==> design.v <==
package code_defs_pkg;
    typedef enum logic [1:0]
        { SYNC_DATA = 2'b10
        , SYNC_CTL = 2'b01
        } sync_t;
    typedef enum logic [7:0]
        { BT_IDLE = 8'h1e
        , BT_O4   = 8'h2d
        , BT_S4   = 8'h33
        , BT_O0S4 = 8'h66
        , BT_O0O4 = 8'h55
        , BT_S0   = 8'h78
        , BT_O0   = 8'h4b
        , BT_T0   = 8'h87
        , BT_T1   = 8'h99
        , BT_T2   = 8'haa
        , BT_T3   = 8'hb4
        , BT_T4   = 8'hcc
        , BT_T5   = 8'hd2
        , BT_T6   = 8'he1
        , BT_T7   = 8'hff
        } block_type_t;
    typedef enum logic [6:0]
        { CC_IDLE = 7'b00
        , CC_LPI = 7'h06
        , CC_ERROR = 7'h1e
        , CC_RES0 = 7'h2d
        , CC_RES1 = 7'h33
        , CC_RES2 = 7'h4b
        , CC_RES3 = 7'h55
        , CC_RES4 = 7'h66
        , CC_RES5 = 7'h78
        } control_code_t;
    typedef enum logic [3:0]
        { OC_SEQ = 4'h0
        , OC_SIG = 4'hf
        } o_code_t;
    typedef enum logic [7:0]
        { RS_IDLE = 8'h07
        , RS_LPI = 8'h06
        , RS_START = 8'hfb
        , RS_TERM = 8'hfd
        , RS_ERROR = 8'hfe
        , RS_OSEQ = 8'h9c
        , RS_RES0 = 8'h1c
        , RS_RES1 = 8'h3c
        , RS_RES2 = 8'h7c
        , RS_RES3 = 8'hbc
        , RS_RES4 = 8'hdc
        , RS_RES5 = 8'hf7
        , RS_OSIG = 8'h5c
        } rs_code_t;
    typedef enum logic [7:0]
        { MAC_PRE = 8'h55
        , MAC_SFD = 8'hd5
        } mac_code_t;
    function automatic logic [7:0] control_to_rs_code(logic [6:0] icode);
        case (icode)
            CC_IDLE:    control_to_rs_code = RS_IDLE;
            CC_LPI:     control_to_rs_code = RS_LPI;
            CC_ERROR:   control_to_rs_code = RS_ERROR;
            CC_RES0:    control_to_rs_code = RS_RES0;
            CC_RES1:    control_to_rs_code = RS_RES1;
            CC_RES2:    control_to_rs_code = RS_RES2;
            CC_RES3:    control_to_rs_code = RS_RES3;
            CC_RES4:    control_to_rs_code = RS_RES4;
            CC_RES5:    control_to_rs_code = RS_RES5;
            default: begin
                control_to_rs_code = RS_IDLE;
            end
        endcase
    endfunction
    function automatic logic [3:0] rs_to_cc_ocode (input logic [7:0] rs_code);
        rs_to_cc_ocode = rs_code == RS_OSEQ ? OC_SEQ : OC_SIG;
    endfunction
    function automatic logic [7:0] cc_to_rs_ocode (input logic [3:0] cc_ocode);
        cc_to_rs_ocode = cc_ocode == OC_SEQ ? RS_OSEQ : RS_OSIG;
    endfunction
endpackage
`timescale 1ns/1ps
`default_nettype none
module slicing_crc #(
    parameter int SLICE_LENGTH = 4,
    parameter bit [31:0] INITIAL_CRC = 32'hFFFFFFFF,
    parameter bit INVERT_OUTPUT = 1,
    parameter bit REGISTER_OUTPUT = 1
) (
    input wire i_clk,
    input wire i_reset,
    input wire [8*SLICE_LENGTH-1:0] i_data,
    input wire [SLICE_LENGTH-1:0] i_valid,
    output wire [31:0] o_crc
);
    logic [31:0] crc_reg;
    logic [31:0] crc_next;
    function automatic logic [31:0] crc_byte(input logic [31:0] crc, input logic [7:0] data);
        logic [31:0] c;
        c = crc ^ {24'd0, data};
        for (int b = 0; b < 8; b++) begin
            c = c[0] ? ((c >> 1) ^ 32'hEDB88320) : (c >> 1);
        end
        crc_byte = c;
    endfunction
    always_comb begin
        crc_next = crc_reg;
        for (int n = 0; n < SLICE_LENGTH; n++) begin
            if (i_valid[n]) begin
                crc_next = crc_byte(crc_next, i_data[8*n +: 8]);
            end
        end
    end
    always_ff @(posedge i_clk)
    if (i_reset) begin
        crc_reg <= INITIAL_CRC;
    end else begin
        crc_reg <= crc_next;
    end
    generate if (REGISTER_OUTPUT) begin: l_reg_out
        assign o_crc = INVERT_OUTPUT ? ~crc_reg : crc_reg;
    end else begin: l_comb_out
        assign o_crc = INVERT_OUTPUT ? ~crc_next : crc_next;
    end endgenerate
endmodule
`timescale 1ns/1ps
`default_nettype none
module scrambler #(
    parameter bit DESCRAMBLE = 0,
    localparam int DATA_WIDTH = 32
) (
    input wire i_clk,
    input wire i_reset,
    input wire i_init_done,
    input wire i_pause,
    input wire [DATA_WIDTH-1:0] i_data,
    output wire [DATA_WIDTH-1:0] o_data
);
    /*verilator lint_off UNUSED*/
    logic[127:0] scrambler_data;
    /*verilator lint_on UNUSED*/
    logic [127:0] next_scrambler_data;
    logic [95:0] next_scrambler_data_split;
    always_ff @(posedge i_clk) begin
        if (i_reset || !i_init_done) begin
            scrambler_data <= '1;
        end
        else if (!i_pause) begin
            scrambler_data <= next_scrambler_data;
        end
    end
    assign next_scrambler_data_split = {scrambler_data[DATA_WIDTH +: 128 - DATA_WIDTH]};
    assign next_scrambler_data = DESCRAMBLE ? {i_data, next_scrambler_data_split} :
                                                {o_data, next_scrambler_data_split};
    generate
        for (genvar gi = 0; gi < DATA_WIDTH; gi++) begin: l_assign_odata
            assign o_data[gi] = next_scrambler_data_split[(64-DATA_WIDTH) + 6+gi] ^ next_scrambler_data_split[(64-DATA_WIDTH) + 25+gi] ^ i_data[gi];
        end
    endgenerate
endmodule
`timescale 1ns/1ps
`default_nettype none
module rx_gearbox #(
    parameter bit REGISTER_OUTPUT = 1,
    localparam int DATA_WIDTH = 32,
    localparam int HEADER_WIDTH = 2,
    localparam int SEQUENCE_WIDTH = 6
) (
    input wire i_clk,
    input wire i_reset,
    input wire [DATA_WIDTH-1:0] i_data,
    input wire i_slip,
    output logic [DATA_WIDTH-1:0] o_data,
    output logic [HEADER_WIDTH-1:0] o_header,
    output logic o_data_valid,
    output logic o_header_valid
);
    localparam int BUF_SIZE = 2*DATA_WIDTH + HEADER_WIDTH + 1;  
    logic [SEQUENCE_WIDTH-1:0] gearbox_seq;
    logic half_slip;
    always_ff @(posedge i_clk)
    if (i_reset) begin
        gearbox_seq <= '0;
        half_slip <= '0;
    end else begin
        if (!i_slip) begin
            gearbox_seq <= gearbox_seq < 32 ? gearbox_seq + 1 : '0;
        end
        if (i_slip) begin
            half_slip <= ~half_slip;
        end
    end
    logic [BUF_SIZE-1:0] obuf, next_obuf;
    wire frame_word;
    logic [6:0] current_data_idx;
    function automatic logic [6:0] data_idxs(input logic [SEQUENCE_WIDTH-1:0] seq);
        case (seq)
            0: data_idxs = 0;
            1: data_idxs = 32;
            2: data_idxs = 64;
            3: data_idxs = 30;
            4: data_idxs = 62;
            5: data_idxs = 28;
            6: data_idxs = 60;
            7: data_idxs = 26;
            8: data_idxs = 58;
            9: data_idxs = 24;
            10: data_idxs = 56;
            11: data_idxs = 22;
            12: data_idxs = 54;
            13: data_idxs = 20;
            14: data_idxs = 52;
            15: data_idxs = 18;
            16: data_idxs = 50;
            17: data_idxs = 16;
            18: data_idxs = 48;
            19: data_idxs = 14;
            20: data_idxs = 46;
            21: data_idxs = 12;
            22: data_idxs = 44;
            23: data_idxs = 10;
            24: data_idxs = 42;
            25: data_idxs = 8;
            26: data_idxs = 40;
            27: data_idxs = 6;
            28: data_idxs = 38;
            29: data_idxs = 4;
            30: data_idxs = 36;
            31: data_idxs = 2;
            32: data_idxs = 34;
            default: data_idxs = 0;
        endcase
    endfunction
    assign frame_word = (half_slip) ? !gearbox_seq[0] && gearbox_seq != SEQUENCE_WIDTH'(32) : 
                                        !gearbox_seq[0];
    assign current_data_idx = data_idxs(gearbox_seq);
    generate for (genvar gi = 0; gi < BUF_SIZE; gi++) begin: l_assign_obuf
        always @(*) begin
            next_obuf[gi] = obuf[gi];
            if (gi == BUF_SIZE - 1) begin
                next_obuf[gi] = next_obuf[0];  
            end else begin
                if (frame_word) begin
                    if (gearbox_seq != 0 && gi >= current_data_idx) begin
                        next_obuf[gi] = i_data[gi - current_data_idx];
                    end else if (gi < DATA_WIDTH - gearbox_seq) begin
                        next_obuf[gi] = i_data[gi + gearbox_seq];
                    end
                end else begin
                    if (gi >= current_data_idx && gi < current_data_idx + 32) begin
                        next_obuf[gi] = i_data[gi - current_data_idx];
                    end
                end
            end
        end
    end endgenerate
    always_ff @(posedge i_clk)
    if (i_reset) begin
        obuf <= '0;
    end else begin
        obuf <= next_obuf;
    end
    wire [DATA_WIDTH-1:0] odata_int;
    wire [HEADER_WIDTH-1:0] oheader_int;
    wire odata_valid_int;
    wire oheader_valid_int;
    assign odata_valid_int = half_slip ? gearbox_seq != 31 : gearbox_seq != 0;
    assign oheader_int = half_slip ? next_obuf[2:1] : next_obuf[1:0];
    assign oheader_valid_int = !frame_word && odata_valid_int;
    assign odata_int = half_slip ? (!frame_word ? next_obuf[34:3] : next_obuf[66:35]) :
                               (!frame_word ? next_obuf[33:2] : next_obuf[65:34]);
    generate if (REGISTER_OUTPUT) begin: l_register_output
        always_ff @(posedge i_clk)
        if (i_reset) begin
            o_data_valid <= '0;
            o_header <= '0;
            o_header_valid <= '0;
            o_data <= '0;
        end else begin
            o_data_valid <= odata_valid_int;
            o_header <= (oheader_valid_int) ? oheader_int : o_header;
            o_header_valid <= oheader_valid_int;
            o_data <= (odata_valid_int) ? odata_int : o_data;
        end
    end else begin: l_comb_output
        assign o_data_valid = odata_valid_int;
        assign o_header = oheader_int;
        assign o_header_valid = oheader_valid_int;
        assign o_data = odata_int;
    end endgenerate
endmodule
`timescale 1ns/1ps
`default_nettype none
module lock_state(
    input wire i_clk,
    input wire i_reset,
    input wire [1:0] i_header,
    input wire i_valid,
    output wire o_slip
);
    typedef enum logic[3:0] { LOCK_INIT, RESET_CNT, TEST_SH,
        VALID_SH, INVALID_SH, GOOD_64, SLIP} lock_state_t;
    lock_state_t state, next_state;
    /*verilator lint_off UNUSED*/
    logic rx_block_lock, test_sh, slip_done;
    /*verilator lint_on UNUSED*/
    logic [15:0] sh_cnt, sh_invalid_cnt;
    wire sh_valid;
    assign sh_valid = (i_header[1] ^ i_header[0]);
    assign o_slip = (state == SLIP);
    always_ff @(posedge i_clk) begin
        if (i_reset) begin
            state <= LOCK_INIT;
        end else begin
            state <= next_state;
        end
    end
    always_comb begin
        case (state)
            LOCK_INIT: begin
                next_state = RESET_CNT;
            end
            RESET_CNT: begin
                next_state = TEST_SH;
            end
            TEST_SH: begin
                if (!i_valid) begin
                    next_state = TEST_SH;
                end if (sh_valid) begin
                    next_state = VALID_SH;
                end else begin
                    next_state = INVALID_SH;
                end
            end
            VALID_SH: begin
                if (!i_valid) begin
                    next_state = VALID_SH;
                end if (sh_cnt == 64 && sh_invalid_cnt == 0) begin
                    next_state = GOOD_64;
                end else if (sh_cnt == 64 && sh_invalid_cnt != 0) begin
                    next_state = RESET_CNT;
                end else if (sh_cnt < 64 && !sh_valid) begin
                    next_state = INVALID_SH;
                end else begin
                    next_state = VALID_SH;
                end
            end
            INVALID_SH: begin
                if (!i_valid) begin
                    next_state = INVALID_SH;
                end if (sh_cnt == 64 && sh_invalid_cnt < 16) begin
                    next_state = RESET_CNT;
                end else if (sh_invalid_cnt == 16) begin
                    next_state = SLIP;
                end else if (sh_cnt < 64 && !sh_valid) begin
                    next_state = INVALID_SH;
                end else begin
                    next_state = VALID_SH;
                end
            end
            GOOD_64: begin
                next_state = RESET_CNT;
            end
            SLIP: begin
                next_state = RESET_CNT;
            end
            default: begin
                next_state = LOCK_INIT;
            end
            endcase
    end
    always_ff @(posedge i_clk) begin
        if (i_reset) begin
            rx_block_lock <= 1'b0;
            test_sh <= 1'b0;
            sh_cnt <= 0;
            sh_invalid_cnt <= 0;
            slip_done <= 1'b0;
        end else begin
            case (state)
                LOCK_INIT: begin
                    rx_block_lock <= 1'b0;
                    test_sh <= 1'b0;
                end
                RESET_CNT: begin
                    sh_cnt <= 0;
                    sh_invalid_cnt <= 0;
                    slip_done <= 1'b0;
                end
                TEST_SH: begin
                    test_sh <= 1'b0;
                end
                VALID_SH: begin
                    sh_cnt <= (i_valid) ? sh_cnt + 1 : sh_cnt;
                end
                INVALID_SH: begin
                    sh_cnt <= (i_valid) ? sh_cnt + 1 : sh_cnt;
                    sh_invalid_cnt <= (i_valid) ? sh_invalid_cnt + 1 : sh_invalid_cnt;
                end
                GOOD_64: begin
                    rx_block_lock <= 1'b0;
                end
                SLIP: begin
                    rx_block_lock <= 1'b0;
                end
                default: begin
                    rx_block_lock <= 1'b0;
                    test_sh <= 1'b0;
                    sh_cnt <= 0;
                    sh_invalid_cnt <= 0;
                    slip_done <= 1'b0;
                end
            endcase
        end
    end
endmodule
`timescale 1ns/1ps
`default_nettype none
import code_defs_pkg::*;
module decoder #(
    localparam int DATA_WIDTH = 32,
    localparam int DATA_NBYTES = DATA_WIDTH / 8
) (
    input wire i_reset,
    input wire i_rxc,
    input wire [DATA_WIDTH-1:0] i_rxd,
    input wire [1:0] i_rx_header,
    input wire i_rx_data_valid,
    input wire i_rx_header_valid,
    output wire [DATA_WIDTH-1:0] o_rxd,
    output wire [DATA_NBYTES-1:0] o_rxctl
);
    typedef struct packed {
        logic [63:0] odata;
        logic [7:0] octl;
        logic frame_valid;
    } xgmii_data_ctl_t;
    logic [DATA_WIDTH-1:0] delayed_i_rxd;
    wire [63:0] internal_irxd;
    xgmii_data_ctl_t decoded_frame;
    wire output_decode_frame;
    /*verilator lint_off UNUSED*/
    logic [63:0] internal_orxd;
    logic [7:0] internal_orxctl;
    wire frame_valid;
    /*verilator lint_on UNUSED*/
    always_ff @(posedge i_rxc) begin
        if (i_reset) begin
            delayed_i_rxd <= '0;
            internal_orxd <= '0;
            internal_orxctl <= '0;
        end else begin
            if (i_rx_data_valid) begin
                delayed_i_rxd <= i_rxd;
                if (output_decode_frame) begin  
                    internal_orxd <= decoded_frame.odata;
                    internal_orxctl <= decoded_frame.octl;
                end
            end
        end
    end
    assign internal_irxd = {i_rxd, delayed_i_rxd};
    assign output_decode_frame = !i_rx_header_valid  && i_rx_data_valid;  
    assign frame_valid = decoded_frame.frame_valid;
    assign o_rxd = !output_decode_frame ? internal_orxd[32 +: 32] : decoded_frame.odata[0 +: 32];
    assign o_rxctl = !output_decode_frame ? internal_orxctl[4 +: 4] : decoded_frame.octl[0 +: 4];
    function automatic logic [7:0] local_control_to_rs_code(input logic [6:0] icode);
        case (icode)
            CC_IDLE:    local_control_to_rs_code = RS_IDLE;
            CC_LPI:     local_control_to_rs_code = RS_LPI;
            CC_ERROR:   local_control_to_rs_code = RS_ERROR;
            CC_RES0:    local_control_to_rs_code = RS_RES0;
            CC_RES1:    local_control_to_rs_code = RS_RES1;
            CC_RES2:    local_control_to_rs_code = RS_RES2;
            CC_RES3:    local_control_to_rs_code = RS_RES3;
            CC_RES4:    local_control_to_rs_code = RS_RES4;
            CC_RES5:    local_control_to_rs_code = RS_RES5;
            default: begin
                local_control_to_rs_code = RS_IDLE;
            end
        endcase
    endfunction
    function automatic logic [7:0] local_cc_to_rs_ocode(input logic [3:0] cc_ocode);
        local_cc_to_rs_ocode = cc_ocode == OC_SEQ ? RS_OSEQ : RS_OSIG;
    endfunction
    function automatic logic [63:0] control_code_to_rs_lane(input logic [63:0] idata, input bit [7:0] lanes);
        control_code_to_rs_lane = {8{RS_ERROR}};
        for (int i = 0; i < 8; i++) begin
            if (lanes[7-i] == 1) begin
                control_code_to_rs_lane[8*i +: 8] = local_control_to_rs_code(idata[8 + (7*i) +: 7]);
            end
        end
    endfunction
    function automatic logic [72:0] decode_frame(input logic [63:0] idata, input logic [1:0] iheader);
        logic [63:0] odata;
        logic [7:0] octl;
        logic frame_valid;
        odata = '0;
        octl = '0;
        frame_valid = 1;
        if (iheader == SYNC_DATA) begin
            odata = idata;
            octl = '0;
        end else begin
            case (idata[7:0])
                BT_IDLE: begin
                    odata = control_code_to_rs_lane(idata, 8'hFF);
                    octl = '1;
                end
                BT_O4: begin
                    odata = control_code_to_rs_lane(idata, 8'hF0);
                    odata[63:40] = idata[63:40];
                    odata[39:32] = local_cc_to_rs_ocode(idata[39:36]);
                    octl = 8'h1F;
                end
                BT_S4: begin
                    odata = control_code_to_rs_lane(idata, 8'hF0);
                    odata[63:40] = idata[63:40];
                    odata[39:32] = RS_START;
                    octl = 8'h1F;
                end
                BT_O0S4: begin
                    odata[63:40] = idata[63:40];
                    odata[39:32] = RS_START;
                    odata[31: 8] = idata[31: 8];
                    odata[ 7: 0] = local_cc_to_rs_ocode(idata[35:32]);
                    octl = 8'h11;
                end
                BT_O0O4: begin
                    odata[63:40] = idata[63:40];
                    odata[39:32] = local_cc_to_rs_ocode(idata[35:32]);
                    odata[31: 8] = idata[31: 8];
                    odata[ 7: 0] = local_cc_to_rs_ocode(idata[39:36]);
                    octl = 8'h11;
                end
                BT_S0: begin
                    odata[63: 8] = idata[63: 8];
                    odata[ 7: 0] = RS_START;
                    octl = 8'h01;
                end
                BT_O0: begin
                    odata = control_code_to_rs_lane(idata, 8'h0F);
                    odata[31: 8] = idata[31: 8];
                    odata[ 7: 0] = local_cc_to_rs_ocode(idata[35:32]);
                    octl = 8'hF1;
                end
                BT_T0: begin
                    odata = control_code_to_rs_lane(idata, 8'h7F);
                    odata[ 7: 0] = RS_TERM;
                    octl = 8'hFF;
                end
                BT_T1: begin
                    odata = control_code_to_rs_lane(idata, 8'h3F);
                    odata[ 7: 0] = idata[15: 8];
                    odata[15: 8] = RS_TERM;
                    octl = 8'hFE;
                end
                BT_T2: begin
                    odata = control_code_to_rs_lane(idata, 8'h1F);
                    odata[15: 0] = idata[23: 8];
                    odata[23:16] = RS_TERM;
                    octl = 8'hFC;
                end
                BT_T3: begin
                    odata = control_code_to_rs_lane(idata, 8'h0F);
                    odata[23: 0] = idata[31: 8];
                    odata[31:24] = RS_TERM;
                    octl = 8'hF8;
                end
                BT_T4: begin
                    odata = control_code_to_rs_lane(idata, 8'h07);
                    odata[31: 0] = idata[39: 8];
                    odata[39:32] = RS_TERM;
                    octl = 8'hF0;
                end
                BT_T5: begin
                    odata = control_code_to_rs_lane(idata, 8'h03);
                    odata[39: 0] = idata[47: 8];
                    odata[47:40] = RS_TERM;
                    octl = 8'hE0;
                end
                BT_T6: begin
                    odata = control_code_to_rs_lane(idata, 8'h01);
                    odata[47: 0] = idata[55: 8];
                    odata[55:48] = RS_TERM;
                    octl = 8'hC0;
                end
                BT_T7: begin
                    odata[55: 0] = idata[63: 8];
                    odata[63:56] = RS_TERM;
                    octl = 8'h80;
                end
                default: begin
                    octl = 8'hFF;
                    odata[63:0] = {8{RS_ERROR}};
                    frame_valid = 0;
                end
            endcase
        end
        decode_frame = {odata, octl, frame_valid};
    endfunction
    assign decoded_frame = decode_frame(internal_irxd, i_rx_header);
endmodule
`timescale 1ns/1ps
`default_nettype none
import code_defs_pkg::*;
module rx_mac #(
    localparam int DATA_WIDTH = 32,
    localparam int DATA_NBYTES = DATA_WIDTH / 8
) (
    input wire i_reset,
    input wire i_clk,
    input wire [DATA_WIDTH-1:0] i_xgmii_rxd,
    input wire [DATA_NBYTES-1:0] i_xgmii_rxc,
    input wire i_phy_rx_valid,
    input wire [DATA_NBYTES-1:0] i_term_loc,
    output logic [DATA_WIDTH-1:0] m00_axis_tdata,
    output logic [DATA_NBYTES-1:0] m00_axis_tkeep,
    output logic m00_axis_tvalid,
    output logic m00_axis_tlast,
    output logic m00_axis_tuser
);
    typedef enum logic[1:0] {IDLE, PREAMBLE, DATA, TERM} rx_state_t;
    rx_state_t rx_state, rx_next_state;
    wire sfd_found;
    logic [DATA_NBYTES-1:0] start_keep;
    logic sfd_found_del;
    wire start_valid;
    wire term_found;
    wire [DATA_NBYTES-1:0] term_keep;
    wire ctl_found;
    wire data_invalid;
    wire  rx_crc_reset;
    logic [DATA_WIDTH-1:0] rx_crc_input_del;
    logic [31:0] rx_calc_crc;
    logic [31:0] rx_captured_crc;
    logic [DATA_NBYTES-1:0] crc_input_valid;
    logic [DATA_NBYTES-1:0] rx_crc_input_valid_del;
    always_ff @(posedge i_clk)
    if (i_reset) begin
        rx_state <= IDLE;
    end else begin
        rx_state <= rx_next_state;
    end
    always @(*) begin
        m00_axis_tdata = i_xgmii_rxd;
        case (rx_state)
            IDLE: begin
                rx_next_state = (sfd_found) ? DATA : IDLE;
                m00_axis_tvalid = '0;
                m00_axis_tlast = '0;
                m00_axis_tkeep = '0;
                m00_axis_tuser = '0;
            end
            DATA: begin
                if (i_phy_rx_valid && (term_found || ctl_found || data_invalid)) begin
                    rx_next_state = IDLE;
                end else begin
                    rx_next_state = DATA;
                end
                m00_axis_tvalid = i_phy_rx_valid && !data_invalid && (!sfd_found_del || (sfd_found_del && start_valid));
                m00_axis_tlast = rx_next_state == IDLE;
                m00_axis_tkeep = sfd_found_del ? start_keep :
                                    term_found ? term_keep  :
                                                '1;
                m00_axis_tuser = term_found && (rx_calc_crc == rx_captured_crc);
            end
            default: begin
                rx_next_state = IDLE;
                m00_axis_tvalid = '0;
                m00_axis_tlast = '0;
                m00_axis_tkeep = '0;
                m00_axis_tuser = '0;
            end
        endcase
    end
    assign ctl_found = |i_xgmii_rxc;
    assign data_invalid = (i_xgmii_rxc[3] && i_xgmii_rxd[31:24] == RS_ERROR) ||
                            (i_xgmii_rxc[2] && i_xgmii_rxd[23:16] == RS_ERROR) ||
                            (i_xgmii_rxc[1] && i_xgmii_rxd[15: 8] == RS_ERROR) ||
                            (i_xgmii_rxc[0] && i_xgmii_rxd[ 7: 0] == RS_ERROR);
    assign sfd_found = i_phy_rx_valid && (i_xgmii_rxd == {{3{8'h55}}, RS_START}) && (i_xgmii_rxc == 4'b1);
    always_ff @(posedge i_clk)  
    if (i_reset) begin
        sfd_found_del <= '0;
    end else begin
        sfd_found_del <= (i_phy_rx_valid) ? sfd_found : sfd_found_del;
    end
    assign term_found = |i_term_loc;
    assign start_keep = 4'b0000;
    assign start_valid = 1'b0;  
    generate for (genvar gi = 0; gi < DATA_NBYTES; gi++) begin: l_term_keep
        assign term_keep[gi] = (1 << gi) < i_term_loc ? 1'b1 : 1'b0;
    end endgenerate
    always_ff @(posedge i_clk)
    if (i_reset) begin
        rx_crc_input_del <= '0;
        rx_crc_input_valid_del <= '0;
    end else begin
        rx_crc_input_del <= i_phy_rx_valid ? m00_axis_tdata : rx_crc_input_del;
        rx_crc_input_valid_del <= i_phy_rx_valid ? m00_axis_tkeep : rx_crc_input_valid_del;
    end
    always @(*) begin
        if (!i_phy_rx_valid) begin
            crc_input_valid = {DATA_NBYTES{1'b0}};
        end else if (!term_found) begin
            crc_input_valid = rx_crc_input_valid_del;
        end else begin
            case (i_term_loc)
                1: crc_input_valid = 4'b0000;
                2: crc_input_valid = 4'b0001;
                4: crc_input_valid = 4'b0011;
                8: crc_input_valid = 4'b0111;
                default: crc_input_valid = 4'b1111;
            endcase
        end
        case (i_term_loc)
            1: rx_captured_crc = rx_crc_input_del;
            2: rx_captured_crc = {i_xgmii_rxd[0+:8], rx_crc_input_del[8+:24]};
            4: rx_captured_crc = {i_xgmii_rxd[0+:16], rx_crc_input_del[16+:16]};
            8: rx_captured_crc = {i_xgmii_rxd[0+:24], rx_crc_input_del[24+:8]};
            default: rx_captured_crc = i_xgmii_rxd;
        endcase
    end
    assign rx_crc_reset = rx_state == IDLE;
    slicing_crc #(
        .SLICE_LENGTH(DATA_NBYTES),
        .INITIAL_CRC(32'hFFFFFFFF),
        .INVERT_OUTPUT(1),
        .REGISTER_OUTPUT(0)
    ) u_rx_crc (
        .i_clk(i_clk),
        .i_reset(rx_crc_reset),
        .i_data(rx_crc_input_del),
        .i_valid(crc_input_valid),
        .o_crc(rx_calc_crc)
    );
endmodule
`timescale 1ns/1ps
`default_nettype none
import code_defs_pkg::*;
module eth_rx (
    input wire i_clk,
    input wire i_reset,
    input wire [31:0] i_xver_rx_data,
    output logic [31:0] m00_axis_tdata,
    output logic [3:0] m00_axis_tkeep,
    output logic m00_axis_tvalid,
    output logic m00_axis_tlast,
    output logic m00_axis_tuser
);
    wire [31:0] rx_gearbox_data_out, rx_descrambled_data;
    wire [1:0] rx_header;
    wire rx_data_valid, rx_header_valid;
    wire rx_gearbox_slip;
    wire [31:0] rx_decoded_data;
    wire [3:0] rx_decoded_ctl;
    rx_gearbox #(.REGISTER_OUTPUT(1))
    u_rx_gearbox (
        .i_clk(i_clk),
        .i_reset(i_reset),
        .i_data(i_xver_rx_data),
        .i_slip(rx_gearbox_slip),
        .o_data(rx_gearbox_data_out),
        .o_header(rx_header),
        .o_data_valid(rx_data_valid),
        .o_header_valid(rx_header_valid)
    );
    lock_state u_lock_state(
        .i_clk(i_clk),
        .i_reset(i_reset),
        .i_header(rx_header),
        .i_valid(rx_header_valid),
        .o_slip(rx_gearbox_slip)
    );
    scrambler #(
        .DESCRAMBLE(1)
    ) u_descrambler(
        .i_clk(i_clk),
        .i_reset(i_reset),
        .i_init_done(!i_reset),
        .i_pause(!rx_data_valid),
        .i_data(rx_gearbox_data_out),
        .o_data(rx_descrambled_data)
    );
    decoder u_decoder(
        .i_reset(i_reset),
        .i_rxc(i_clk),
        .i_rxd(rx_descrambled_data),
        .i_rx_header(rx_header),
        .i_rx_data_valid(rx_data_valid),
        .i_rx_header_valid(rx_header_valid),
        .o_rxd(rx_decoded_data),
        .o_rxctl(rx_decoded_ctl)
    );
    wire [3:0] early_term_loc;
    generate for (genvar gi = 0; gi < 4; gi++) begin: l_early_term_loc
        assign early_term_loc[gi] = rx_data_valid && rx_decoded_data[gi*8 +: 8] == RS_TERM && rx_decoded_ctl[gi];
    end endgenerate
    logic [31:0] xgmii_rx_data;
    logic [3:0] xgmii_rx_ctl;
    logic phy_rx_valid;
    logic [3:0] term_loc;
    always_ff @(posedge i_clk)
    if (i_reset) begin
        xgmii_rx_data <= '0;
        xgmii_rx_ctl <= '0;
        phy_rx_valid <= '0;
        term_loc <= '0;
    end else begin
        xgmii_rx_data <= rx_decoded_data;
        xgmii_rx_ctl <= rx_decoded_ctl;
        phy_rx_valid <= rx_data_valid;
        term_loc <= early_term_loc;
    end
    wire [31:0] rx_tdata;
    wire [3:0] rx_tkeep;
    wire rx_tvalid;
    wire rx_tlast;
    wire rx_tuser;
    rx_mac u_rx (
        .i_reset(i_reset),
        .i_clk(i_clk),
        .i_xgmii_rxd(xgmii_rx_data),
        .i_xgmii_rxc(xgmii_rx_ctl),
        .i_phy_rx_valid(phy_rx_valid),
        .i_term_loc(term_loc),
        .m00_axis_tdata(rx_tdata),
        .m00_axis_tkeep(rx_tkeep),
        .m00_axis_tvalid(rx_tvalid),
        .m00_axis_tlast(rx_tlast),
        .m00_axis_tuser(rx_tuser)
    );
    always_ff @(posedge i_clk)
    if (i_reset) begin
        m00_axis_tdata <= '0;
        m00_axis_tkeep <= '0;
        m00_axis_tvalid <= '0;
        m00_axis_tlast <= '0;
        m00_axis_tuser <= '0;
    end else begin
        m00_axis_tdata <= rx_tdata;
        m00_axis_tkeep <= rx_tkeep;
        m00_axis_tvalid <= rx_tvalid;
        m00_axis_tlast <= rx_tlast;
        m00_axis_tuser <= rx_tuser;
    end
endmodule
==> run.sh <==
#!/bin/bash
# the make line also repeats each setting of config.mk as NAME=value (left out here)
make -C /OpenROAD-flow-scripts/flow DESIGN_CONFIG=/design/flow/config.mk WORK_HOME=/design/flow/orfs CLKGATE_MAP_FILE= finish
==> config.mk <==
export PLATFORM = sky130hd
export DESIGN_NAME = eth_rx
export DESIGN_NICKNAME = eth_rx
export VERILOG_FILES = /design/flow/design.v
export SDC_FILE = /design/flow/constraint.sdc
export NUM_CORES = 4
export LEC_CHECK = 0
export CAP_MARGIN = 30
export CELL_PAD_IN_SITES_DETAIL_PLACEMENT = 1
export CELL_PAD_IN_SITES_GLOBAL_PLACEMENT = 3
export CORE_ASPECT_RATIO = 0.81
export CORE_MARGIN = 9
export CORE_UTILIZATION = 44
export CTS_CLUSTER_DIAMETER = 215
export GPL_TIMING_DRIVEN = 1
export SLEW_MARGIN = 20
==> constraint.sdc <==
create_clock -name core_clock -period 6.5 [get_ports {i_clk}]
set_input_delay 1.3000 -clock core_clock [delete_from_list [all_inputs] [get_ports {i_clk}]]
set_output_delay 1.3000 -clock core_clock [all_outputs]
set_load 0.01 [all_outputs]
==> reports/qor.log, run 1 <==
INFO  status         run_status=no timing/DRC/antenna violations
INFO  synthesis      synthXorXnorAreaFrac=0.147
INFO  sta            rsz_0062_raised_after_global_routing=false
INFO  sta            setup-violations-final=0
INFO  grt            grt_pass1_vias=36300
INFO  setup_path     worst_path_dominant_cell_family=XOR/XNOR gates
INFO  floorplanning  chipArea=94500um^2
INFO  setup_path     cp_data_arrival_time=6730ps
INFO  setup_path     critPathLaunch=u_rx.u_rx_crc.crc_reg[0]$_SDFF_PP1_
INFO  grt            global_route_wire_length_before_repair=250000um
INFO  synthesis      yosysSeqAreaShare=0.234
INFO  min_path       holdPathEnd=u_lock_state.state[2]$_DFF_P_
INFO  drt            via_to_cell_ratio=6.54
INFO  pwr            sequentialPower=3140uW
INFO  finish         syn_to_final_growth=11.7%
INFO  drt            dr.pass1.iters=7
INFO  sta            worst-slew-pin-transition=1110ps
INFO  grt            grt_antenna_before_repair=5
INFO  synthesis      synth.distinct_cells=103
INFO  clock_network  clockRootBuffer=sky130_fd_sc_hd__clkbuf_16
INFO  synthesis      syn-instance-count=4754
INFO  synthesis      yosysTopAreaCellShare=0.234
INFO  pwr            power.group.top=combinational cells
INFO  finish         sequential_cell_area=8640um^2
INFO  synthesis      synth_chip_area=36800um^2
INFO  drt            wirelength_met1=76200um
INFO  run            max_cap_violations=0
INFO  synthesis      synthAdderAreaFrac=0.0132
INFO  drt            initialDrtViolationCount=4953
INFO  run            stage_log_warning_count=57
INFO  min_path       worstHoldPathType=register to register
INFO  pwr            clock_power_share=0.305
INFO  setup_path     critical_path.max_stage_delay=580ps
INFO  floorplanning  ioPinCount=73
INFO  pwr            power.ir.vdd_worst=0.000253V
INFO  synthesis      yosys_cells=4754
INFO  setup_path     rr_endpoint=m00_axis_tuser$_SDFF_PP0_
INFO  pwr            share_seq_of_total_power=0.306
INFO  clock_network  path_clk_slew=70ps
INFO  drt            num_vias=38400
INFO  pwr            power.combinational.fraction=0.388
INFO  pwr            netSwitchingFraction=0.414
INFO  sta            hold_violations=0
INFO  drt            met2_routed_wirelength=68300um
INFO  drt            ant_nets=0
INFO  synthesis      syn-num-nets=4826
INFO  synthesis      top_cells_by_area_in_the_synthesized_netlist=sky130_fd_sc_hd__dfxtp_1 (23%), sky130_fd_sc_hd__mux2i_1 (6.7%), sky130_fd_sc_hd__xnor2_1 (6.6%)
INFO  setup_path     worst_r2r_path_depth=18
INFO  pwr            p_leak=0.0153uW
INFO  pwr            power_clock=3130uW
INFO  synthesis      synthesis.yosys.warnings=43
INFO  floorplanning  die_h=278um
INFO  sta            pins_over_their_slew_limit=0
INFO  finish         final_util=0.496
INFO  drt            met3_wirelength=19400um
INFO  pwr            report.power.total=10300uW
INFO  pwr            power_density_over_the_cells=249nW/um^2
INFO  setup_path     critPathLaunchType=register
INFO  sta            finClkSkew=56.0ps
INFO  min_path       number_of_cells_on_the_worst_hold_path=1
INFO  synthesis      synth.ff_latch_count=431
INFO  synthesis      count_of_library_flops_with_an_enable_pin=0
INFO  drt            drc=0
INFO  finish         multiInputGateArea=26800um^2
INFO  synthesis      mux_share=0.120
INFO  grt            grt_usage=0.341
INFO  floorplanning  fp-row-count=95
INFO  setup_path     crit_buf_inv=1
INFO  clock_network  cts_inserted_buffers=51
INFO  synthesis      async_reset_ff_frac=0
INFO  synthesis      yosys_most_used_dff=sky130_fd_sc_hd__dfxtp_1
INFO  pwr            power_combinational=3980uW
INFO  synthesis      synth.top_cells.by_count=sky130_fd_sc_hd__nor2_1 (601), sky130_fd_sc_hd__nand2_1 (533), sky130_fd_sc_hd__dfxtp_1 (431), sky130_fd_sc_hd__a21oi_1 (344), sky130_fd_sc_hd__clkbuf_1 (282)
INFO  setup_path     library_cell_contributing_the_largest_single_delay_on_the_critical_path=sky130_fd_sc_hd__and3_1
INFO  setup_path     critical_path_class=register to register
INFO  clock_network  cts.sink_count=431
INFO  setup_path     regToRegSetupSlack=290ps
INFO  floorplanning  floorplan.core_area=83000um^2
INFO  sta            maxSlewHeadroom=0.253
INFO  placement      dp_hpwl=128000um
INFO  drt            routed_wire_length_per_instance=28.9um
INFO  grt            pin_count_of_the_biggest_net_entering_global_routing=160
INFO  clock_network  cts_tree=done
INFO  sta            timing.fmax=0.161GHz
INFO  clock_network  max_buffers_root_to_sink=3
INFO  floorplanning  die.size.x=339um
INFO  synthesis      ys_sh_aoi=0.215
INFO  setup_path     worstPathMaxFanout=8
INFO  synthesis      post-synth-top-count-cell=sky130_fd_sc_hd__nor2_1
INFO  min_path       hold_start=u_lock_state.state[4]$_DFF_P_
INFO  clock_network  cts_hold_repair.buffers=0
INFO  pwr            netSwitchingPower=4240uW
INFO  setup_path     required_time_of_the_critical_path=7020ps
INFO  grt            overflow=0
INFO  finish         n_fill_cell=10200
INFO  synthesis      synthTopLogicFamily=simple AND/OR/NAND/NOR gates
INFO  synthesis      ys_sh_simple=0.226
INFO  finish         num-nets-final=4792
INFO  setup_path     endpoint=m00_axis_tuser$_SDFF_PP0_
INFO  sta            timing.final.crit_period=6210ps
INFO  drt            top_layer_used=met5
INFO  pwr            internal_portion_of_total_power=6010uW
INFO  placement      gp_congestion=1.03
INFO  setup_path     crit_path_cell_trace=xnor2_4 -> buf_4 -> xor3_1 -> mux2i_4 -> xnor2_4 -> xnor2_1 -> a211o_1 -> and3_1 -> mux2_2 -> nor4_4 -> nor3_4 -> xnor2_2 -> xnor2_4 -> xor2_1 -> xor2_1 -> xor2_1 -> nand4_1 -> a2111oi_2
INFO  clock_network  clk_latency=680ps
INFO  synthesis      netlist_area=36800um^2
INFO  clock_network  cts.htree.levels=2
INFO  drt            postRouteWirelength=170000um
INFO  setup_path     critPathCaptureType=register
INFO  sta            post-route-period-util=0.956
INFO  sta            setup-tns-final=0ps
INFO  setup_path     critical_path_depth=18
INFO  floorplanning  floorplan.core_util=0.444
INFO  synthesis      yosys.area.top_type=sky130_fd_sc_hd__dfxtp_1
INFO  placement      numPortBuffers=72
INFO  setup_path     regToRegStartpoint=u_rx.u_rx_crc.crc_reg[0]$_SDFF_PP1_
INFO  synthesis      avgSynthCellArea=7.74um^2
-- area by class of cell --
type	count	area share
diodes	1	0.0000608
clock buffers	64	0.0344
clock inverters	27	0.00952
inverters	80	0.00733
multi-input cells	3897	0.652
flip-flops and latches	431	0.210
well taps	1115	0.0339
repair buffers	259	0.0532
-- through the flow --
| stage | hold slack, ps | instance area (um^2) | instances | setup slack (ps) |
|---|---|---|---|---|
| finish | 457 | 41100 | 5874 | 288 |
| global route | 481 | 41100 | 5873 | 21.7 |
| CTS | 464 | 40900 | 5861 | 101 |
| detailed placement | 443 | 39100 | 5770 | 127 |
| global placement | 416 | 39100 | 5764 | 155 |
| floorplan | 414 | 36800 | 4754 | 1080 |
-- what timing repair did --
item | CTS | global route
setup endpoints to repair | 0 | 1
resized | 0 | 17
hold endpoints to repair | 0 | 0
buffers inserted | 0 | 2
-- metal layers --
metal / vias up / GRT usage
li1: 17100 / -
met1: 19000 / 0.500
met2: 1951 / 0.477
met3: 304 / 0.0921
met4: 6 / 0.109
met5: - / 0
==> inputs of run 2 (changes only) <==
- CAP_MARGIN: 30 -> 20
- CELL_PAD_IN_SITES_DETAIL_PLACEMENT: 1 -> not set
- CELL_PAD_IN_SITES_GLOBAL_PLACEMENT: 3 -> not set
- CORE_ASPECT_RATIO: 0.81 -> not set
- CORE_MARGIN: 9 -> 2
- CORE_UTILIZATION: 44 -> 70
- CTS_CLUSTER_DIAMETER: 215 -> 339
- CTS_CLUSTER_SIZE: not set -> 20
- GPL_TIMING_DRIVEN: 1 -> not set
- MAX_ROUTING_LAYER: not set -> met4
- clock period: 6.5 -> 5.39 ns (I/O delays scaled with it)
==> reports/qor.log, run 2 <==
INFO  sta            setup-tns-final=-88.4ps [-88.4 ps]
INFO  synthesis      yosys_cells=4754 [unchanged]
INFO  drt            routed_wire_length_per_instance=26.6um [-7.9%]
INFO  floorplanning  fp-row-count=84 [-12%]
INFO  synthesis      synthAdderAreaFrac=0.0132 [unchanged]
INFO  sta            setup-violations-final=2 [+2]
INFO  synthesis      avgSynthCellArea=7.74um^2 [unchanged]
INFO  floorplanning  die_h=233um [-16%]
INFO  min_path       number_of_cells_on_the_worst_hold_path=2 [+1]
INFO  finish         stdcell_count=5579 [-5.0%]
INFO  setup_path     worstPathMaxFanout=7 [-1]
INFO  drt            postRouteWirelength=149000um [-13%]
INFO  setup_path     critical_path_depth=21 [+3]
INFO  clock_network  cts_tree=done
INFO  min_path       hold_start=u_decoder.internal_orxd[53]$_SDFFE_PP0P_
INFO  sta            rsz_0062_raised_after_global_routing=true
INFO  setup_path     worst_path_dominant_cell_family=XOR/XNOR gates
INFO  finish         syn_to_final_growth=12.2%
INFO  finish         num-nets-final=4954 [+3.4%]
INFO  clock_network  cts.sink_count=431 [unchanged]
INFO  drt            dr.pass1.iters=14 [+7]
INFO  setup_path     critPathCaptureType=register
INFO  setup_path     required_time_of_the_critical_path=5930ps [-1090 ps]
INFO  pwr            internal_portion_of_total_power=5930uW [-1.3%]
INFO  synthesis      async_reset_ff_frac=0 [unchanged]
INFO  clock_network  cts_inserted_buffers=25 [-51%]
INFO  pwr            power_density_over_the_cells=252nW/um^2 [+0.96%]
INFO  grt            grt_pass1_vias=36200 [-0.43%]
INFO  synthesis      ys_sh_aoi=0.215 [unchanged]
INFO  grt            grt_usage=0.534 [+0.193]
INFO  setup_path     critPathLaunchType=register
INFO  pwr            netSwitchingPower=4460uW [+5.1%]
INFO  grt            global_route_wire_length_before_repair=217000um [-13%]
INFO  pwr            power_clock=2030uW [-35%]
INFO  drt            num_vias=40500 [+5.3%]
INFO  setup_path     cp_data_arrival_time=6000ps [-730 ps]
INFO  status          layout.failed_checks=setup timing
INFO  sta            pins_over_their_slew_limit=0 [unchanged]
INFO  synthesis      post-synth-top-count-cell=sky130_fd_sc_hd__nor2_1
INFO  synthesis      synth.distinct_cells=103 [unchanged]
INFO  grt            grt_antenna_before_repair=5 [unchanged]
INFO  sta            timing.final.crit_period=5470ps [-746 ps]
INFO  synthesis      synthTopLogicFamily=simple AND/OR/NAND/NOR gates
INFO  pwr            sequentialPower=3800uW [+21%]
INFO  synthesis      yosysSeqAreaShare=0.234 [unchanged]
INFO  run            max_cap_violations=0 [unchanged]
INFO  min_path       worstHoldPathType=register to register
INFO  placement      placedInstanceArea=39800um^2 [+1.8%]
INFO  pwr            power.combinational.fraction=0.440 [+0.052]
INFO  clock_network  path_clk_slew=120ps [+50 ps]
INFO  synthesis      synth.top_cells.by_count=sky130_fd_sc_hd__nor2_1 (601), sky130_fd_sc_hd__nand2_1 (533), sky130_fd_sc_hd__dfxtp_1 (431), sky130_fd_sc_hd__a21oi_1 (344), sky130_fd_sc_hd__clkbuf_1 (282)
INFO  synthesis      syn-instance-count=4754 [unchanged]
INFO  drt            drc=0 [unchanged]
INFO  setup_path     endpoint=m00_axis_tuser$_SDFF_PP0_
INFO  placement      dpl.cell_count=5509 [-4.5%]
INFO  sta            timing.fmax=0.183GHz [+14%]
INFO  finish         post-route-cell-area=41300um^2 [+0.40%]
INFO  synthesis      count_of_library_flops_with_an_enable_pin=0 [unchanged]
INFO  synthesis      netlist_area=36800um^2 [unchanged]
INFO  setup_path     crit_path_cell_trace=buf_4 -> xnor2_2 -> buf_6 -> buf_6 -> xnor2_4 -> xnor2_1 -> mux2i_1 -> xnor3_1 -> xor3_2 -> buf_4 -> mux2_4 -> nand2_8 -> nor4_2 -> a2111o_1 -> o21ai_2 -> and2_4 -> xnor3_1 -> buf_4 -> a32o_1 -> a2111o_1 -> a2111oi_2
INFO  status         run_status=complete, but fails checks
INFO  synthesis      ys_sh_simple=0.226 [unchanged]
INFO  setup_path     worst_r2r_path_depth=21 [+3]
INFO  placement      gp_congestion=1.18 [+14%]
INFO  drt            via_to_cell_ratio=7.25 [+11%]
INFO  setup_path     critPathLaunch=u_rx.rx_crc_input_del[1]$_SDFFE_PP0P_
INFO  sta            maxSlewHeadroom=0.187 [-0.0662]
INFO  synthesis      synth_chip_area=36800um^2 [unchanged]
INFO  placement      numPortBuffers=72 [unchanged]
INFO  sta            worst-slew-pin-transition=1210ps [+102 ps]
INFO  clock_network  clockRootBuffer=sky130_fd_sc_hd__clkbuf_16
INFO  synthesis      yosysTopAreaCellShare=0.234 [unchanged]
INFO  pwr            power_combinational=4570uW [+15%]
INFO  sta            layout_setup_ws=-75.7ps [-364 ps]
INFO  synthesis      synthXorXnorAreaFrac=0.147 [unchanged]
INFO  pwr            share_seq_of_total_power=0.365 [+0.059]
INFO  floorplanning  die.size.x=233um [-31%]
INFO  synthesis      mux_share=0.120 [unchanged]
INFO  setup_path     rr_endpoint=m00_axis_tuser$_SDFF_PP0_
INFO  setup_path     critical_path_class=register to register
INFO  floorplanning  ioPinCount=73 [unchanged]
INFO  synthesis      top_cells_by_area_in_the_synthesized_netlist=sky130_fd_sc_hd__dfxtp_1 (23%), sky130_fd_sc_hd__mux2i_1 (6.7%), sky130_fd_sc_hd__xnor2_1 (6.6%)
INFO  clock_network  max_buffers_root_to_sink=3 [unchanged]
INFO  synthesis      yosys_most_used_dff=sky130_fd_sc_hd__dfxtp_1
INFO  pwr            power.ir.vdd_worst=0.000305V [+20%]
INFO  synthesis      synth.ff_latch_count=431 [unchanged]
INFO  floorplanning  floorplan.core_area=52200um^2 [-37%]
INFO  pwr            power.group.top=combinational cells
INFO  synthesis      synthesis.yosys.warnings=43 [unchanged]
INFO  run            stage_log_warning_count=57 [unchanged]
INFO  grt            overflow=0 [unchanged]
INFO  setup_path     crit_buf_inv=5 [+4]
INFO  clock_network  cts.htree.levels=1 [-1]
INFO  floorplanning  floorplan.core_util=0.705 [+0.261]
INFO  floorplanning  chipArea=54400um^2 [-42%]
INFO  sta            post-route-period-util=1.01 [+0.0584]
INFO  setup_path     regToRegStartpoint=u_rx.rx_crc_input_del[1]$_SDFFE_PP0P_
INFO  setup_path     library_cell_contributing_the_largest_single_delay_on_the_critical_path=sky130_fd_sc_hd__xnor3_1
INFO  placement      pre_cts_ws=-226ps [-354 ps]
INFO  clock_network  clk_latency=630ps [-50 ps]
INFO  sta            finClkSkew=37.4ps [-18.6 ps]
INFO  sta            hold_violations=0 [unchanged]
INFO  pwr            p_leak=0.0157uW [+2.9%]
INFO  pwr            netSwitchingFraction=0.429 [+0.0153]
INFO  setup_path     crit_path_frequent_cell=sky130_fd_sc_hd__buf_4
INFO  setup_path     regToRegSetupSlack=-80ps [-360 ps]
INFO  min_path       holdPathEnd=u_decoder.internal_orxd[53]$_SDFFE_PP0P_
INFO  pwr            clock_power_share=0.195 [-0.110]
INFO  setup_path     critical_path.max_stage_delay=530ps [-50 ps]
INFO  synthesis      yosys.area.top_type=sky130_fd_sc_hd__dfxtp_1
INFO  synthesis      syn-num-nets=4826 [unchanged]
INFO  finish         final_util=0.791 [+0.295]
INFO  drt            ant_nets=0 [unchanged]
INFO  drt            initialDrtViolationCount=7622 [+54%]
INFO  grt            pin_count_of_the_biggest_net_entering_global_routing=171 [+6.9%]
INFO  placement      dp_hpwl=108000um [-16%]
-- run 2: layout make-up --
cell class | instances | area [um^2]
antenna | 8 | 20.0
clock buffer | 26 | 629
clock inverter | 2 | 31.3
fill | 3774 | 10900
inverter | 80 | 300
multi-input combinational | 3897 | 27100
sequential | 431 | 8660
tap | 688 | 861
timing repair buffer | 447 | 3650
-- run 2: through the flow --
step	total power [uW]	hold slack, ps
floorplan	6640	414
global placement	7970	427
detailed placement	8050	425
CTS	10000	456
global route	10700	477
finish	10400	459
-- run 2: routing by layer --
layer	global-route usage	up-vias	wire, um
met5	-	-	0
met3	0.226	971	25600
met4	0.307	0	11800
met2	0.734	3555	59200
li1	-	17400	-
met1	0.650	18500	52000
-- run 2: repair_timing --
item,in CTS,in global routing
buffers inserted,3,30
resized,19,101
pin swaps,6,49
hold buffers,0,0
endpoints found under the setup margin,3,9
==> inputs of run 3 (changes only) <==
- CAP_MARGIN: 20 -> 40
- CELL_PAD_IN_SITES_DETAIL_PLACEMENT: not set -> 0
- CORE_ASPECT_RATIO: not set -> 0.99
- CORE_MARGIN: 2 -> 4
- CORE_UTILIZATION: 70 -> 58
- CTS_CLUSTER_DIAMETER: 339 -> not set
- CTS_CLUSTER_SIZE: 20 -> not set
- MAX_ROUTING_LAYER: met4 -> met5
- MIN_ROUTING_LAYER: not set -> met2
- PLACE_DENSITY_LB_ADDON: not set -> 0.13
- SETUP_SLACK_MARGIN: not set -> -0.02
- SLEW_MARGIN: 20 -> 40
- clock period: 5.39 -> 4.7 ns (I/O delays scaled with it)
==> reports/qor.log, run 3 <==
INFO  status         run_status=stopped before the end
INFO  status         outcome.stop_stage=5_1_grt
INFO  status         error_message=[ERROR GRT-0116] Global routing finished with congestion. Check the congestion regions in the DRC Viewer.
INFO  floorplanning  die.size.x=261um [+12%]
INFO  synthesis      top_cells_by_area_in_the_synthesized_netlist=sky130_fd_sc_hd__dfxtp_1 (23%), sky130_fd_sc_hd__mux2i_1 (6.7%), sky130_fd_sc_hd__xnor2_1 (6.6%)
INFO  floorplanning  floorplan.core_util=0.588 [-0.117]
INFO  synthesis      synth_chip_area=36800um^2 [unchanged]
INFO  clock_network  cts.sink_count=431 [unchanged]
INFO  synthesis      count_of_library_flops_with_an_enable_pin=0 [unchanged]
INFO  clock_network  max_buffers_root_to_sink=3 [unchanged]
INFO  placement      gp_congestion=1.28 [+8.6%]
INFO  synthesis      yosysTopAreaCellShare=0.234 [unchanged]
INFO  synthesis      synthTopLogicFamily=simple AND/OR/NAND/NOR gates
INFO  clock_network  cts_inserted_buffers=48 [+92%]
INFO  synthesis      yosysSeqAreaShare=0.234 [unchanged]
INFO  synthesis      synthesis.yosys.warnings=43 [unchanged]
INFO  placement      pre_cts_ws=-1050ps [-821 ps]
INFO  synthesis      yosys.area.top_type=sky130_fd_sc_hd__dfxtp_1
INFO  synthesis      syn-num-nets=4826 [unchanged]
INFO  synthesis      syn-instance-count=4754 [unchanged]
INFO  synthesis      synthAdderAreaFrac=0.0132 [unchanged]
INFO  synthesis      mux_share=0.120 [unchanged]
INFO  synthesis      post-synth-top-count-cell=sky130_fd_sc_hd__nor2_1
INFO  synthesis      synth.top_cells.by_count=sky130_fd_sc_hd__nor2_1 (601), sky130_fd_sc_hd__nand2_1 (533), sky130_fd_sc_hd__dfxtp_1 (431), sky130_fd_sc_hd__a21oi_1 (344), sky130_fd_sc_hd__clkbuf_1 (282)
INFO  clock_network  cts_hold_repair.buffers=0 [unchanged]
INFO  placement      dp_hpwl=116000um [+7.4%]
INFO  floorplanning  fp-row-count=91 [+8.3%]
INFO  floorplanning  floorplan.core_area=62600um^2 [+20%]
INFO  placement      numPortBuffers=72 [unchanged]
INFO  clock_network  clockRootBuffer=sky130_fd_sc_hd__clkbuf_16
INFO  synthesis      synthXorXnorAreaFrac=0.147 [unchanged]
INFO  synthesis      async_reset_ff_frac=0 [unchanged]
INFO  synthesis      yosys_most_used_dff=sky130_fd_sc_hd__dfxtp_1
INFO  synthesis      netlist_area=36800um^2 [unchanged]
INFO  synthesis      avgSynthCellArea=7.74um^2 [unchanged]
INFO  floorplanning  die_h=259um [+11%]
INFO  synthesis      ys_sh_simple=0.226 [unchanged]
INFO  synthesis      ys_sh_aoi=0.215 [unchanged]
INFO  clock_network  cts.htree.levels=2 [+1]
INFO  floorplanning  chipArea=67600um^2 [+24%]
INFO  grt            grt_usage=0.730
INFO  synthesis      synth.ff_latch_count=431 [unchanged]
INFO  grt            overflow=139
INFO  synthesis      synth.distinct_cells=103 [unchanged]
INFO  synthesis      yosys_cells=4754 [unchanged]
INFO  floorplanning  ioPinCount=73 [unchanged]
## run 3: what timing repair did
action,4_1_cts
pin swaps,66
resized,153
endpoints found under the setup margin,27
setup buffers,49
## run 3: metal layers
layer | track usage | GRT overflow
met3 | 0.827 | 111
met4 | 0.507 | 4
met1 | - | -
met2 | 0.786 | 4
met5 | 0.554 | 20
## run 3: per-stage QoR
stage | hold slack (ps) | total power (uW) | cells | area, um^2
detailed placement | 449 | 9400 | 5856 | 41900
global placement | 418 | 9330 | 5856 | 41800
floorplan | 414 | 7620 | 4754 | 37000
CTS | 451 | 13700 | 5994 | 44700
==> inputs of run 4 (changes only) <==
- CAP_MARGIN: 40 -> 20
- CELL_PAD_IN_SITES_DETAIL_PLACEMENT: 0 -> 2
- CORE_ASPECT_RATIO: 0.99 -> not set
- CORE_MARGIN: 4 -> 2
- CORE_UTILIZATION: 58 -> 47
- GPL_ROUTABILITY_DRIVEN: not set -> 0
- GPL_TIMING_DRIVEN: not set -> 1
- MAX_ROUTING_LAYER: met5 -> not set
- PLACE_DENSITY_LB_ADDON: 0.13 -> 0.06
- SETUP_SLACK_MARGIN: -0.02 -> not set
- SLEW_MARGIN: 40 -> 20
- TNS_END_PERCENT: not set -> 30
- clock period: 4.7 -> 6.86 ns (I/O delays scaled with it)
==> reports/qor.log, run 4 <==
INFO  synthesis      synth.distinct_cells=103 [unchanged]
INFO  clock_network  clockRootBuffer=sky130_fd_sc_hd__clkbuf_16
INFO  synthesis      synthesis.yosys.warnings=43 [unchanged]
INFO  placement      dpl.cell_count=5619 [-4.0%]
INFO  synthesis      synthXorXnorAreaFrac=0.147 [unchanged]
INFO  synthesis      mux_share=0.120 [unchanged]
INFO  clock_network  cts_inserted_buffers=53 [+10%]
INFO  status         error_message=[ERROR GRT-0116] Global routing finished with congestion. Check the congestion regions in the DRC Viewer.
INFO  synthesis      synthTopLogicFamily=simple AND/OR/NAND/NOR gates
INFO  synthesis      synth.top_cells.by_count=sky130_fd_sc_hd__nor2_1 (601), sky130_fd_sc_hd__nand2_1 (533), sky130_fd_sc_hd__dfxtp_1 (431), sky130_fd_sc_hd__a21oi_1 (344), sky130_fd_sc_hd__clkbuf_1 (282)
INFO  floorplanning  die_h=284um [+9.7%]
INFO  synthesis      synth_chip_area=36800um^2 [unchanged]
INFO  synthesis      synth.ff_latch_count=431 [unchanged]
INFO  synthesis      count_of_library_flops_with_an_enable_pin=0 [unchanged]
INFO  floorplanning  fp-row-count=102 [+12%]
INFO  synthesis      async_reset_ff_frac=0 [unchanged]
INFO  floorplanning  chipArea=80600um^2 [+19%]
INFO  placement      numPortBuffers=72 [unchanged]
INFO  synthesis      syn-num-nets=4826 [unchanged]
INFO  synthesis      post-synth-top-count-cell=sky130_fd_sc_hd__nor2_1
INFO  synthesis      yosys_cells=4754 [unchanged]
INFO  synthesis      yosys_most_used_dff=sky130_fd_sc_hd__dfxtp_1
INFO  synthesis      yosysTopAreaCellShare=0.234 [unchanged]
INFO  synthesis      top_cells_by_area_in_the_synthesized_netlist=sky130_fd_sc_hd__dfxtp_1 (23%), sky130_fd_sc_hd__mux2i_1 (6.7%), sky130_fd_sc_hd__xnor2_1 (6.6%)
INFO  synthesis      syn-instance-count=4754 [unchanged]
INFO  synthesis      avgSynthCellArea=7.74um^2 [unchanged]
INFO  synthesis      yosys.area.top_type=sky130_fd_sc_hd__dfxtp_1
INFO  clock_network  max_buffers_root_to_sink=3 [unchanged]
INFO  floorplanning  die.size.x=284um [+8.7%]
INFO  clock_network  cts.htree.levels=2 [unchanged]
INFO  synthesis      ys_sh_aoi=0.215 [unchanged]
INFO  placement      dp_hpwl=152000um [+31%]
INFO  floorplanning  floorplan.core_util=0.475 [-0.113]
INFO  synthesis      synthAdderAreaFrac=0.0132 [unchanged]
INFO  status         run_status=stopped before the end
INFO  clock_network  cts_hold_repair.buffers=0 [unchanged]
INFO  status         outcome.stop_stage=5_1_grt
INFO  synthesis      ys_sh_simple=0.226 [unchanged]
INFO  synthesis      netlist_area=36800um^2 [unchanged]
INFO  clock_network  cts.sink_count=431 [unchanged]
INFO  synthesis      yosysSeqAreaShare=0.234 [unchanged]
INFO  floorplanning  floorplan.core_area=77500um^2 [+24%]
INFO  floorplanning  ioPinCount=73 [unchanged]
INFO  grt            overflow=2666
INFO  grt            grt_usage=1.01
run 4: metal layers:
| metal | GRT overflow | track usage |
|---|---|---|
| met1 | - | - |
| met2 | 637 | 0.996 |
| met3 | 1199 | 1.05 |
| met4 | 602 | 0.965 |
| met5 | 228 | 0.972 |
run 4: metrics by stage:
step | cell area (um^2) | worst slack [ps]
after detailed placement | 38400 | -255
after CTS | 40400 | 6.13
after global placement | 38400 | 480
after floorplan | 36800 | 1440
run 4: timing repair:
action	4_1_cts
gates cloned	0
setup buffers	5
setup endpoints to repair	2
resized	20
pin swaps	2
==> inputs of run 5 (changes only) <==
- ABC_AREA: not set -> 1
- CELL_PAD_IN_SITES_DETAIL_PLACEMENT: 2 -> 0
- CORE_UTILIZATION: 47 -> 61
- CTS_CLUSTER_DIAMETER: not set -> 354
- GPL_ROUTABILITY_DRIVEN: 0 -> not set
- HOLD_SLACK_MARGIN: not set -> 0.25
- MIN_ROUTING_LAYER: met2 -> not set
- TNS_END_PERCENT: 30 -> not set
- clock period: 6.86 -> 8.38 ns (I/O delays scaled with it)
==> reports/qor.log, run 5 <==
INFO  status         run_status=no timing/DRC/antenna violations
INFO  synthesis      syn-instance-count=6159 [+30%]
INFO  pwr            sequentialPower=2470uW
INFO  synthesis      yosysTopAreaCellShare=0.240 [+0.00547]
INFO  drt            initialDrtViolationCount=8186
INFO  clock_network  cts_tree=done
INFO  setup_path     critical_path.max_stage_delay=580ps
INFO  setup_path     critical_path_class=register to register
INFO  synthesis      yosys.area.top_type=sky130_fd_sc_hd__dfxtp_1
INFO  sta            finClkSkew=33.1ps
INFO  setup_path     critPathCaptureType=register
INFO  drt            routed_wire_length_per_instance=23.6um
INFO  clock_network  cts.htree.levels=2 [unchanged]
INFO  drt            num_vias=45100
INFO  sta            setup-tns-final=0ps
INFO  run            stage_log_warning_count=52
INFO  grt            grt_pass1_vias=39000
INFO  synthesis      post-synth-top-count-cell=sky130_fd_sc_hd__nand2_1
INFO  pwr            power_combinational=3310uW
INFO  setup_path     cp_data_arrival_time=6540ps
INFO  synthesis      netlist_area=36000um^2 [-2.3%]
INFO  grt            pin_count_of_the_biggest_net_entering_global_routing=109
INFO  grt            grt_usage=0.512
INFO  pwr            power_density_over_the_cells=210nW/um^2
INFO  setup_path     critPathLaunch=term_loc[2]$_SDFF_PP0_
INFO  synthesis      async_reset_ff_frac=0 [unchanged]
INFO  pwr            power.combinational.fraction=0.408
INFO  placement      numPortBuffers=72 [unchanged]
INFO  floorplanning  fp-row-count=89 [-13%]
INFO  clock_network  cts.sink_count=431 [unchanged]
INFO  synthesis      ys_sh_aoi=0.212 [-0.00256]
INFO  finish         stdcell_count=6892
INFO  min_path       worstHoldPathType=register to register
INFO  synthesis      yosysSeqAreaShare=0.240 [+0.00547]
INFO  synthesis      synthTopLogicFamily=simple AND/OR/NAND/NOR gates
INFO  setup_path     worstPathMaxFanout=48
INFO  sta            rsz_0062_raised_after_global_routing=false
INFO  pwr            p_leak=0.0179uW
INFO  floorplanning  die.size.x=247um [-13%]
INFO  pwr            clock_power_share=0.288
INFO  placement      dp_hpwl=123000um [-19%]
INFO  floorplanning  ioPinCount=73 [unchanged]
INFO  setup_path     worst_path_dominant_cell_family=simple AND/OR/NAND/NOR gates
INFO  grt            overflow=0
INFO  pwr            netSwitchingPower=3670uW
INFO  synthesis      top_cells_by_area_in_the_synthesized_netlist=sky130_fd_sc_hd__dfxtp_1 (24%), sky130_fd_sc_hd__nand2_1 (19%), sky130_fd_sc_hd__nand3_1 (8.4%)
INFO  drt            via_to_cell_ratio=6.54
INFO  pwr            internal_portion_of_total_power=4450uW
INFO  synthesis      yosys_most_used_dff=sky130_fd_sc_hd__dfxtp_1
INFO  clock_network  post_cts.repair.setup_buffers=0 [-5]
INFO  finish         syn_to_final_growth=7.68%
INFO  synthesis      avgSynthCellArea=5.84um^2 [-25%]
INFO  clock_network  clk_latency=630ps
INFO  sta            maxSlewHeadroom=0.184
INFO  floorplanning  floorplan.core_util=0.613 [+0.138]
INFO  synthesis      mux_share=0.00974 [-0.111]
INFO  sta            pins_over_their_slew_limit=0
INFO  clock_network  clockRootBuffer=sky130_fd_sc_hd__clkbuf_16
INFO  min_path       hold_start=u_lock_state.state[4]$_DFF_P_
INFO  floorplanning  die_h=247um [-13%]
INFO  synthesis      syn-num-nets=6231 [+29%]
INFO  setup_path     critPathLaunchType=register
INFO  clock_network  max_buffers_root_to_sink=3 [unchanged]
INFO  synthesis      synthAdderAreaFrac=0.0132 [+0.0000295]
INFO  drt            drc=0
INFO  synthesis      synth.distinct_cells=69 [-33%]
INFO  drt            dr.pass1.iters=13
INFO  sta            hold_violations=0
INFO  setup_path     worst_r2r_path_depth=29
INFO  synthesis      count_of_library_flops_with_an_enable_pin=0 [unchanged]
INFO  setup_path     endpoint=m00_axis_tuser$_SDFF_PP0_
INFO  drt            postRouteWirelength=163000um
INFO  setup_path     regToRegSetupSlack=2410ps
INFO  setup_path     library_cell_contributing_the_largest_single_delay_on_the_critical_path=sky130_fd_sc_hd__inv_2
INFO  sta            post-route-period-util=0.713
INFO  clock_network  cts_hold_repair.buffers=0 [unchanged]
INFO  clock_network  path_clk_slew=70ps
INFO  floorplanning  chipArea=60900um^2 [-24%]
INFO  synthesis      synth_chip_area=36000um^2 [-2.3%]
INFO  clock_network  postCtsResizedCells=0 [-100%]
INFO  setup_path     rr_endpoint=m00_axis_tuser$_SDFF_PP0_
INFO  placement      dpl.cell_count=6799 [+21%]
INFO  clock_network  cts_inserted_buffers=47 [-11%]
INFO  pwr            netSwitchingFraction=0.452
INFO  synthesis      synth.ff_latch_count=431 [unchanged]
INFO  synthesis      synth.top_cells.by_count=sky130_fd_sc_hd__nand2_1 (1855), sky130_fd_sc_hd__inv_1 (632), sky130_fd_sc_hd__nand3_1 (604), sky130_fd_sc_hd__o21ai_0 (508), sky130_fd_sc_hd__nor2_1 (443)
INFO  synthesis      yosys_cells=6159 [+30%]
INFO  pwr            power_clock=2340uW
INFO  synthesis      synthesis.yosys.warnings=43 [unchanged]
INFO  sta            timing.final.crit_period=5970ps
INFO  setup_path     regToRegStartpoint=term_loc[2]$_SDFF_PP0_
INFO  run            max_cap_violations=0
INFO  sta            timing.fmax=0.167GHz
INFO  synthesis      ys_sh_simple=0.388 [+0.162]
INFO  setup_path     crit_buf_inv=5
INFO  placement      gp_congestion=1.14
INFO  pwr            share_seq_of_total_power=0.304
INFO  setup_path     crit_path_frequent_cell=sky130_fd_sc_hd__nand2_1
INFO  grt            grt_antenna_before_repair=9
INFO  min_path       number_of_cells_on_the_worst_hold_path=2
INFO  sta            setup-violations-final=0
INFO  drt            ant_nets=0
INFO  setup_path     critical_path_depth=29
INFO  pwr            power.group.top=combinational cells
INFO  synthesis      synthXorXnorAreaFrac=0.0387 [-0.108]
INFO  floorplanning  floorplan.core_area=58700um^2 [-24%]
INFO  sta            worst-slew-pin-transition=1210ps
INFO  setup_path     required_time_of_the_critical_path=8940ps
INFO  grt            global_route_wire_length_before_repair=238000um
INFO  min_path       holdPathEnd=u_lock_state.state[2]$_DFF_P_
INFO  pwr            power.ir.vdd_worst=0.000219V
INFO  finish         num-nets-final=6148
run 5: area by class of cell:
cell class / count / area [um^2]
diodes: 6 / 15.0
inverters: 662 / 2490
clock inverters: 23 / 335
fillers: 5411 / 19900
clock buffers: 63 / 1360
multi-input cells: 4813 / 23800
flip-flops and latches: 431 / 8640
well taps: 773 / 967
repair buffers: 121 / 1100
run 5: layer usage:
layer | wire length (um) | vias up | part of all wire | GRT usage
met2 | 62200 | 3885 | 0.38 | 0.697
met3 | 28900 | 723 | 0.18 | 0.215
met4 | 9940 | 10 | 0.061 | 0.247
li1 | - | 20300 | - | -
met1 | 61900 | 20200 | 0.38 | 0.688
met5 | 71 | - | 0.00044 | 0
run 5: metrics by stage:
stage / total power [uW] / hold WS (ps) / cell area [um^2] / setup WS, ps / util
final: 8120 / 440 / 38700 / 2410 / 0.660
after global routing: 8350 / 471 / 38700 / 1970 / 0.660
after CTS: 7830 / 431 / 38700 / 2680 / 0.659
after detailed placement: 5540 / 423 / 37000 / 2680 / 0.631
after global placement: 5500 / 393 / 37000 / 2890 / 0.631
after floorplan: 4440 / 388 / 36000 / 4640 / -
Power and IR drop assume default switching activity.
